== red ==
// chipmunk
module chipmunk
	#(parameter addrSize = 12)
	(input clk,
	 input reset,
	 input [addrSize-1:0] startPC,
	 input [7:0] dataBus,
	 output [7:0] dataBusWrite,
	 output reg [addrSize-1:0] addrBus,
	 output weMem,
	 output done);
Size in the first run: ~1500 cells after synthesis, about 44 I/O pins.
Settings: LEC_CHECK=0, ABC_AREA=1, CAP_MARGIN=20, CORE_MARGIN=2, CORE_UTILIZATION=72, CTS_CLUSTER_DIAMETER=231, CTS_CLUSTER_SIZE=15, PLACE_DENSITY_LB_ADDON=0.15, SETUP_SLACK_MARGIN=0.79, SLEW_MARGIN=20; clock period 2.72 ns.
run.sh (not shown) runs the stock make flow with config.mk's settings and CLKGATE_MAP_FILE=.
Run status, red: aborted in clock tree synthesis (4_1_cts), error DPL-0038
## Diff of input files: blue against red
Settings: swapping 72 for 40 in CORE_UTILIZATION; clearing PLACE_DENSITY_LB_ADDON, which used to be 0.15; clearing ABC_AREA, which used to be 1; clearing CTS_CLUSTER_DIAMETER, which used to be 231; clearing CTS_CLUSTER_SIZE, which used to be 15; clearing SETUP_SLACK_MARGIN, which used to be 0.79; swapping 2.72 for 4.69 in the clock period (ns, I/O delays scaled along).
--- outcome ---
Sort blue and red by area after synthesis desc -> top: blue
Looking only at sequential element share of the synthesized area, and setting everything else aside, the lower value of blue and red goes to blue.
Going from red to blue, the mux cell area share after synthesis was found to have gone up by 9.5 points.
blue: flow completed, timing, DRC and antenna clean
#### Input delta (green over blue)
Settings: changing CORE_UTILIZATION from 40 to 67; setting ABC_AREA to 1 for the first time; setting CTS_CLUSTER_SIZE to 73 for the first time; changing the clock period (ns, I/O delays scaled along) from 4.69 to 3.87.
Findings:
- green vs. blue: total power divided by cell area went up 27%, register fraction of the total cell area went up 0.59 points, worst setup margin went down 0.16 ns, required time at the worst-slack endpoint went down 1.72 ns, final instance area went down 2.5%.
The following lists how orange was set up differently from green:
Settings: clearing CTS_CLUSTER_SIZE, which used to be 73; putting SETUP_SLACK_MARGIN at 1.34 where nothing was set; clearing ABC_AREA, which used to be 1; swapping 67 for 40 in CORE_UTILIZATION; swapping 3.87 for 4.69 in the clock period (ns, I/O delays scaled along).
- No stage failed in orange, and the final checks on the layout all came back clean.
- Run comparison: green largest family of logic cells by area simple AND/OR/NAND/NOR gates; orange largest family of logic cells by area AND-OR/OR-AND gates
- Relative to green, the switching fraction of total power of orange is lower by 5.2 points.
- Comparing orange and green, the higher number of detailed-route iterations in the first pass was measured on green.
- When orange is set beside green, its clock-cell share of area turns out to be 0.21 points larger.
- | worst setup timing slack at the placement stage | lower: green |
- Met3 usage in global routing (orange over green): decrease, 13 points
- The first-pass GRT wire length number comes out higher for orange vs green.
- Of orange and green, orange shows the higher total number of cells along the worst setup path, with green below it.
- Looking only at total placed instance area, and setting everything else aside, the lower value of orange and green goes to green.
## Diff of input files: purple against orange
Settings: swapping 1.34 for 1.05 in SETUP_SLACK_MARGIN; swapping 40 for 60 in CORE_UTILIZATION; swapping 4.69 for 3.84 in the clock period (ns, I/O delays scaled along).
[summary]
- Although purple finished all stages, its layout failed final checks on setup timing.
- Total core area came out lower on purple than on orange.
- The sum of negative setup slack of purple is lower than that of orange.
- [compare] base=orange new=purple: number of iterations in the first detailed-routing pass up 2; number of cell rows now smaller; sequential share of layout area dropped 1.9 points.
- Compared with orange, purple shows a relative area change from synthesis to final layout that is 12 points higher.
- Going from orange to purple, final HPWL from detailed placement grew by a few percent.
- Number of setup buffers added after CTS: higher on purple


Starting RTL as in the previous note.
export LEC_CHECK = 0
export ABC_AREA = 1
export CAP_MARGIN = 20
export CORE_MARGIN = 2
export CORE_UTILIZATION = 68
export CTS_CLUSTER_DIAMETER = 231
export CTS_CLUSTER_SIZE = 15
export PLACE_DENSITY = 0.35
export SETUP_SLACK_MARGIN = 0.79
export SLEW_MARGIN = 20
create_clock -name core_clock -period 2.72 [get_ports {clk}]
The first run failed in clock tree synthesis (4_1_cts), error DPL-0038.
Edit:
- CORE_UTILIZATION: 68 -> 64
- CTS_CLUSTER_DIAMETER: 231 -> not set
- CTS_CLUSTER_SIZE: 15 -> not set
- PLACE_DENSITY: 0.35 -> not set
- SETUP_SLACK_MARGIN: 0.79 -> not set
- clock period: 2.72 -> 4.34 ns (I/O delays scaled with it)
Result:
- This time the run went through all stages and came out clean
- die size climbs by a few percent
- synthesized cell count stays the same
- area after synthesis stays the same
No activity file was given, so power comes from the tool's default toggle rates.
